job 4682:
// alu_top
module alu_top(CLK, OP1, OP2, OPRN, OUT, ZERO);
	input CLK;
	input [31:0] OP1;
	input [31:0] OP2;
	input [5:0] OPRN;
	output [31:0] OUT;
	output ZERO;
	reg [31:0] op1_q, op2_q;
	reg [5:0] oprn_q;
	reg [31:0] out_q;
	reg zero_q;
	wire [31:0] alu_out;
	wire alu_zero;
	ALU alu_inst(alu_out, alu_zero, op1_q, op2_q, oprn_q);
	always @(posedge CLK) begin
		op1_q <= OP1;
		op2_q <= OP2;
		oprn_q <= OPRN;
		out_q <= alu_out;
		zero_q <= alu_zero;
	end
	assign OUT = out_q;
	assign ZERO = zero_q;
endmodule
Size: ~2600 cells after synthesis, roughly 100 flip-flops, roughly 100 I/O pins, ~23000 µm² of cells after synthesis.
clock: 29.5 ns
lec_check: 0
abc_area: 0
cap_margin: 20
cell_pad_in_sites_global_placement: 1
core_aspect_ratio: 1.86
core_margin: 2
core_utilization: 40
cts_cluster_diameter: 348
cts_cluster_size: 100
place_density: 0.69
setup_slack_margin: 1.98
slew_margin: 0
tns_end_percent: 30
run.sh (not shown) runs the stock make flow with config.mk's settings and CLKGATE_MAP_FILE=.
For job 9145, these inputs were changed with respect to job 4682:
# job 4682
export LEC_CHECK = 0
export ABC_AREA = 0
export CAP_MARGIN = 20
export CELL_PAD_IN_SITES_GLOBAL_PLACEMENT = 1
export CORE_ASPECT_RATIO = 1.86
export CORE_MARGIN = 2
export CORE_UTILIZATION = 40
export CTS_CLUSTER_DIAMETER = 348
export CTS_CLUSTER_SIZE = 100
export PLACE_DENSITY = 0.69
export SETUP_SLACK_MARGIN = 1.98
export SLEW_MARGIN = 0
export TNS_END_PERCENT = 30
create_clock -name core_clock -period 29.5 [get_ports {CLK}]
# job 9145
export LEC_CHECK = 0
export CAP_MARGIN = 20
export CORE_MARGIN = 2
export CORE_UTILIZATION = 40
export SLEW_MARGIN = 20
create_clock -name core_clock -period 29.0 [get_ports {CLK}]
==> results <==
Job 4682 → job 9145: fill cell total of the finished layout now smaller.
Job 9145 and job 4682 ended up with roughly the same flip-flop and latch area.
Per the comparison of job 9145 with job 4682, number of placement rows lost 32; path depth of the worst reg2reg path lost 2; sequential share of cell area neither gained nor lost much; synthesis-to-layout area growth lost 0.61 points.
Per the comparison of job 9145 with job 4682, final standard cell utilization of the core saw a decrease; fmax saw an increase.
--- input diff job 9145..job 2365 ---
# job 9145
export LEC_CHECK = 0
export CAP_MARGIN = 20
export CORE_MARGIN = 2
export CORE_UTILIZATION = 40
export SLEW_MARGIN = 20
create_clock -name core_clock -period 29.0 [get_ports {CLK}]
# job 2365
export LEC_CHECK = 0
export CAP_MARGIN = 20
export CORE_MARGIN = 2
export CORE_UTILIZATION = 68
export SETUP_SLACK_MARGIN = -0.59
export SLEW_MARGIN = 20
create_clock -name core_clock -period 8.64 [get_ports {CLK}]
==> results <==
Job 2365 did not finish: a tool error stopped it during global routing (5_1_grt).
Reported for job 2365 and job 9145, hold buffer count at cts turned out identical to the last digit.
Side by side, die area turned out lower in job 2365 than in job 9145.
Job 2365 against job 9145; total cell area at the placement stage is up by a few percent.
Edits applied to the flow inputs when going from job 2365 to job 7640:
# job 2365
export LEC_CHECK = 0
export CAP_MARGIN = 20
export CORE_MARGIN = 2
export CORE_UTILIZATION = 68
export SETUP_SLACK_MARGIN = -0.59
export SLEW_MARGIN = 20
create_clock -name core_clock -period 8.64 [get_ports {CLK}]
# job 7640
export LEC_CHECK = 0
export CAP_MARGIN = 20
export CORE_MARGIN = 2
export CORE_UTILIZATION = 65
export SLEW_MARGIN = 20
create_clock -name core_clock -period 24.1 [get_ports {CLK}]
Notes after the runs:
- Job 7640 never completed; the flow aborted with a tool error in global routing (5_1_grt).
- In job 7640 relative to job 2365, chip height had gone up by a few percent.
- Number of cell rows, job 7640 vs job 2365: up by a few percent
- Job 7640 against job 2365: weighted congestion reported at the end of routability-driven placement went down by about 11%; adder and majority cell fraction of the synthesized area stayed essentially flat; standard cell core area climbed about 5.6%.
- As far as fraction of the mapped netlist area in compound gates goes, job 2365 and job 7640 are indistinguishable; the numbers are identical.
- Comparing job 2365 against job 7640, there is no change at all in number of instances in the synthesized netlist.
- Diff job 2365 -> job 7640: area of placed instances shrank by 5.5%, area of the die climbed about 4.5%.

========
== run A ==
alu_top again, from the RTL that the note above started with.
clock: 21.7 ns
lec_check: 0
abc_area: 1
cap_margin: 20
core_margin: 2
core_utilization: 56
cts_cluster_diameter: 241
slew_margin: 20
Complete run, failing final checks: run A, reason setup timing.
Inputs modified between run A and run B:
# run A
export LEC_CHECK = 0
export ABC_AREA = 1
export CAP_MARGIN = 20
export CORE_MARGIN = 2
export CORE_UTILIZATION = 56
export CTS_CLUSTER_DIAMETER = 241
export SLEW_MARGIN = 20
create_clock -name core_clock -period 21.7 [get_ports {CLK}]
# run B
export LEC_CHECK = 0
export CAP_MARGIN = 20
export CORE_MARGIN = 2
export CORE_UTILIZATION = 40
export SLEW_MARGIN = 20
create_clock -name core_clock -period 29.5 [get_ports {CLK}]
==> comparison <==
Post-synthesis cell type count in run B vs run A: up 100%
Between run B and run A, the worst setup slack is higher for run B.
Run B reached the final stage; the timing, DRC and antenna checks on its layout passed.
Compared with run A, in run B number of tap instances +226, data required time of the worst path +7.82 ns.

========
Starting RTL as in the previous note.
// alu_top
module alu_top(CLK, OP1, OP2, OPRN, OUT, ZERO);
	input CLK;
	input [31:0] OP1;
	input [31:0] OP2;
	input [5:0] OPRN;
	output [31:0] OUT;
	output ZERO;
	reg [31:0] op1_q, op2_q;
	reg [5:0] oprn_q;
	reg [31:0] out_q;
	reg zero_q;
	wire [31:0] alu_out;
	wire alu_zero;
	ALU alu_inst(alu_out, alu_zero, op1_q, op2_q, oprn_q);
	always @(posedge CLK) begin
		op1_q <= OP1;
		op2_q <= OP2;
		oprn_q <= OPRN;
		out_q <= alu_out;
		zero_q <= alu_zero;
	end
	assign OUT = out_q;
	assign ZERO = zero_q;
endmodule
clock: 17.1 ns
lec_check: 0
cap_margin: 20
core_aspect_ratio: 0.5
core_margin: 2
core_utilization: 68
cts_cluster_diameter: 373
cts_cluster_size: 100
place_density: 0.42
slew_margin: 20
tns_end_percent: 20
The baseline never finished: it broke off in 5_1_grt on GRT-0232.
Rerun with:
- ABC_AREA: unset -> 1
- CORE_ASPECT_RATIO: 0.5 -> unset
- CORE_UTILIZATION: 68 -> 64
- CTS_CLUSTER_DIAMETER: 373 -> unset
- PLACE_DENSITY: 0.42 -> 0.36
- TNS_END_PERCENT: 20 -> unset
- clock period: 17.1 -> 22.8 ns (I/O delays scaled with it)
Result: The new run completed, yet does not pass: negative setup slack; area after synthesis is higher by about 2.7%; synthesized cell count is higher by about 23%; die area is higher by 8.6%.
Rerun with:
- ABC_AREA: 1 -> unset
- CORE_UTILIZATION: 64 -> 57
- CTS_CLUSTER_SIZE: 100 -> unset
- PLACE_DENSITY: 0.36 -> unset
- clock period: 22.8 -> 10.1 ns (I/O delays scaled with it)
After rerunning: The new run completed, yet does not pass: negative setup slack; critical path depth decreases by 3; final area climbs by 5.0%; count of clock-buffer cells in the layout does not change; first-iteration DRC count goes up by 89%; synthesized cell count goes down by 19%; routed wire length is higher by 37%; hold slack gains 150 ps; via count went up by 5.4%; global-route usage rose by 7.1 points.
Rerun with:
- CORE_UTILIZATION: 57 -> 58
- clock period: 10.1 -> 24.2 ns (I/O delays scaled with it)
The changed run finished with negative setup slack left.
Die size fell by 1.7%.
Clock skew is about the same.
Routed wire length goes down by 11%.
Clock-buffer cell count is unchanged.
First-iteration DRC count shrinks by 21%.
Cell area fell by 5.7%.
Worst hold slack is better by 17 ps.
Rerun with:
- CORE_UTILIZATION: 58 -> 65
- SETUP_SLACK_MARGIN: unset -> -2.0
- clock period: 24.2 -> 28.2 ns (I/O delays scaled with it)
After rerunning: The changed run reached the layout checks and failed them: negative setup slack; cell area falls by a few percent; setup slack is better by 3600 ps; area after synthesis does not change; routed wire length falls by roughly a tenth; core utilization rises by 4.7 points; register-to-register slack is better by 3600 ps; via count falls by a few percent.
Rerun with:
- CORE_UTILIZATION: 65 -> 58
- SETUP_SLACK_MARGIN: -2.0 -> unset
- TNS_END_PERCENT: unset -> 5
- clock period: 28.2 -> 8.64 ns (I/O delays scaled with it)
The new run ran to the end with violations: negative setup slack; critical path depth fell by 4; clock skew went down by 4.8 ps; cell area went up by a little under a tenth; clock-buffer cell count does not change; via count is lower slightly; global-route usage came out lower by 1.6 points.

========
Setup of wip/delta:
alu_top again, from the RTL that the note above started with.
clock: 29.5 ns
lec_check: 0
abc_area: 0
cap_margin: 20
cell_pad_in_sites_global_placement: 1
core_aspect_ratio: 0.5
core_margin: 2
core_utilization: 49
cts_cluster_diameter: 348
cts_cluster_size: 100
place_density: 0.9
setup_slack_margin: 1.98
slew_margin: 40
tns_end_percent: 30
No stage failed in wip/delta, and the final checks on the layout all came back clean.
For wip/raven, these inputs were changed with respect to wip/delta:
- removing CELL_PAD_IN_SITES_GLOBAL_PLACEMENT (formerly 1)
- changing CORE_UTILIZATION from 49 to 48
- changing CTS_CLUSTER_DIAMETER from 348 to 354
- setting MAX_ROUTING_LAYER to met4 for the first time
- removing SETUP_SLACK_MARGIN (formerly 1.98)
- changing TNS_END_PERCENT from 30 to 15
- changing SLEW_MARGIN from 40 to 20
- removing CORE_ASPECT_RATIO (formerly 0.5)
- changing ABC_AREA from 0 to 1
- removing PLACE_DENSITY (formerly 0.9)
Results
The synthesis-to-finish area growth reported for wip/raven is smaller than that of wip/delta by 2.6 points. Measured against each other, wip/raven and wip/delta differ in final core utilization, the higher figure coming from wip/delta. On setup slack: wip/raven sits below wip/delta. For the met3 layer usage reported by global route, wip/raven came in 2.2 points higher than wip/delta did.
The inputs of wip/yarrow differ from those of wip/raven as listed below.
- an added SETUP_SLACK_MARGIN of -2.0
- a change of SLEW_MARGIN from 20 to 0
- a change of CTS_CLUSTER_DIAMETER from 354 to 348
- an added PLACE_DENSITY of 0.9
- a deleted MAX_ROUTING_LAYER that had been met4
- a deleted ABC_AREA that had been 1
- a change of CORE_UTILIZATION from 48 to 40
- a change of TNS_END_PERCENT from 15 to 30
The final standard cell utilization of the core in wip/yarrow was lower than what wip/raven gave.
Diff wip/raven -> wip/yarrow: gate count of the mapped netlist decreased by about 20% relative to the old numbers, die outline width increased by about 8% relative to the old numbers, area of the placeable core increased by 0.0086 sq mm relative to the old numbers, largest fanout on the critical path decreased by 3 relative to the old numbers, maximum clock skew at final layout closely matched the old numbers.
wip/yarrow ended up with met5 as its topmost layer with routed signal wires; wip/raven ended up with met4.
Where first-pass GRT wire length is concerned, wip/raven is better than wip/yarrow.
To summarise wip/yarrow: no stage aborted, but the layout did not pass its checks, failing on negative setup slack.
Input changes introduced in wip/willow (baseline for comparison: wip/yarrow):
- setting ABC_AREA to 0 for the first time
- removing PLACE_DENSITY (formerly 0.9)
- setting CORE_ASPECT_RATIO to 0.5 for the first time
- setting CELL_PAD_IN_SITES_GLOBAL_PLACEMENT to 1 for the first time
- changing CORE_UTILIZATION from 40 to 22
- changing SETUP_SLACK_MARGIN from -2.0 to 1.98
Results
wip/willow supports a higher top clock frequency than wip/yarrow.
In wip/willow, final design instance area without fill is higher than in wip/yarrow.
Having completed the whole flow, wip/willow delivered a layout that passed the timing, DRC and antenna checks.
When wip/willow is set beside wip/yarrow, its sequential cell area share turns out to be 0.50 points smaller.
Of wip/yarrow and wip/willow, wip/yarrow shows the lower well tap count, with wip/willow above it.
Cells: wip/willow has more instances than wip/yarrow
Compared with wip/yarrow, wip/willow shows a lower period utilization.
The aggregate routed wire length in wip/willow was higher than what wip/yarrow gave.
On worst hold slack, wip/yarrow beats wip/willow.
--- input diff wip/willow..wip/amber ---
- TNS_END_PERCENT: 30 -> 15
- CORE_ASPECT_RATIO: 0.5 -> unset
- CTS_CLUSTER_DIAMETER: 348 -> 354
- SETUP_SLACK_MARGIN: 1.98 -> unset
- MAX_ROUTING_LAYER: unset -> met4
- PLACE_DENSITY: unset -> 0.91
- CORE_UTILIZATION: 22 -> 48
- CELL_PAD_IN_SITES_GLOBAL_PLACEMENT: 1 -> unset
- SLEW_MARGIN: 0 -> 20
==> results <==
- [wip/amber] flow finished | final checks: failed | reasons: negative setup slack
- Minimum setup slack in the final design: wip/amber vs wip/willow down 1490 ps
- Compared with wip/willow, wip/amber shows post-CTS setup buffer count lower by 2.
- wip/amber does better than wip/willow on final area.
- NOTE via count wip/willow->wip/amber increased by more than 10%
- Relative to wip/willow, routed wire length has increased by 4.8 mm in wip/amber.
- Achievable frequency, wip/willow and wip/amber: smaller value in wip/amber
- Measured against each other, wip/willow and wip/amber differ in final hold slack, the higher figure coming from wip/amber.

========
Starting RTL as in the previous note.
clock: 27.7 ns
lec_check: 0
cap_margin: 20
core_margin: 2
core_utilization: 70
cts_cluster_size: 83
place_density_lb_addon: 0.06
slew_margin: 20
tns_end_percent: 5
The baseline never finished: it broke off in global routing (5_1_grt), error GRT-0232.
==> next run, changes <==
--- a/flow/config.mk
+++ b/flow/config.mk
@@ -10,3 +10,2 @@
-export CORE_UTILIZATION = 70
-export CTS_CLUSTER_SIZE = 83
-export PLACE_DENSITY_LB_ADDON = 0.06
+export CORE_UTILIZATION = 58
+export SETUP_SLACK_MARGIN = 4.5
@@ -14 +12,0 @@
-export TNS_END_PERCENT = 5
==> flow/constraint.sdc (replaced) <==
create_clock -name core_clock -period 24.1 [get_ports {CLK}]
set_input_delay 4.8200 -clock core_clock [delete_from_list [all_inputs] [get_ports {CLK}]]
set_output_delay 4.8200 -clock core_clock [all_outputs]
set_load 0.01 [all_outputs]
With this change the flow completed and failed the layout checks on negative setup slack.
Area after synthesis stays the same.
Die area goes up by about 20%.
Synthesized cell count is unchanged.
==> next run, changes <==
--- a/flow/config.mk
+++ b/flow/config.mk
@@ -10 +10,2 @@
-export CORE_UTILIZATION = 58
+export CORE_UTILIZATION = 65
+export HOLD_SLACK_MARGIN = 0.28
==> flow/constraint.sdc (replaced) <==
create_clock -name core_clock -period 31.3 [get_ports {CLK}]
set_input_delay 6.2600 -clock core_clock [delete_from_list [all_inputs] [get_ports {CLK}]]
set_output_delay 6.2600 -clock core_clock [all_outputs]
set_load 0.01 [all_outputs]
Outcome: This time the run finished clean; final cell count came out lower by 4.5%; hold slack gains 45 ps; synthesized area stays the same.
==> next run, changes <==
--- a/flow/config.mk
+++ b/flow/config.mk
@@ -7,0 +8 @@
+export ABC_AREA = 1
@@ -10,3 +11 @@
-export CORE_UTILIZATION = 65
-export HOLD_SLACK_MARGIN = 0.28
-export SETUP_SLACK_MARGIN = 4.5
+export CORE_UTILIZATION = 64
==> flow/constraint.sdc (replaced) <==
create_clock -name core_clock -period 36.5 [get_ports {CLK}]
set_input_delay 7.3000 -clock core_clock [delete_from_list [all_inputs] [get_ports {CLK}]]
set_output_delay 7.3000 -clock core_clock [all_outputs]
set_load 0.01 [all_outputs]
Non-clock buffer count falls by 28.
Worst setup slack gains 4300 ps.
Core utilization is lower by 4.8 points.
Final area went down by 3.3%.
Synthesized area came out higher by 2.7%.
Wire length shrinks by about 24%.
Die area increases by 4.2%.
Clock skew is about the same.
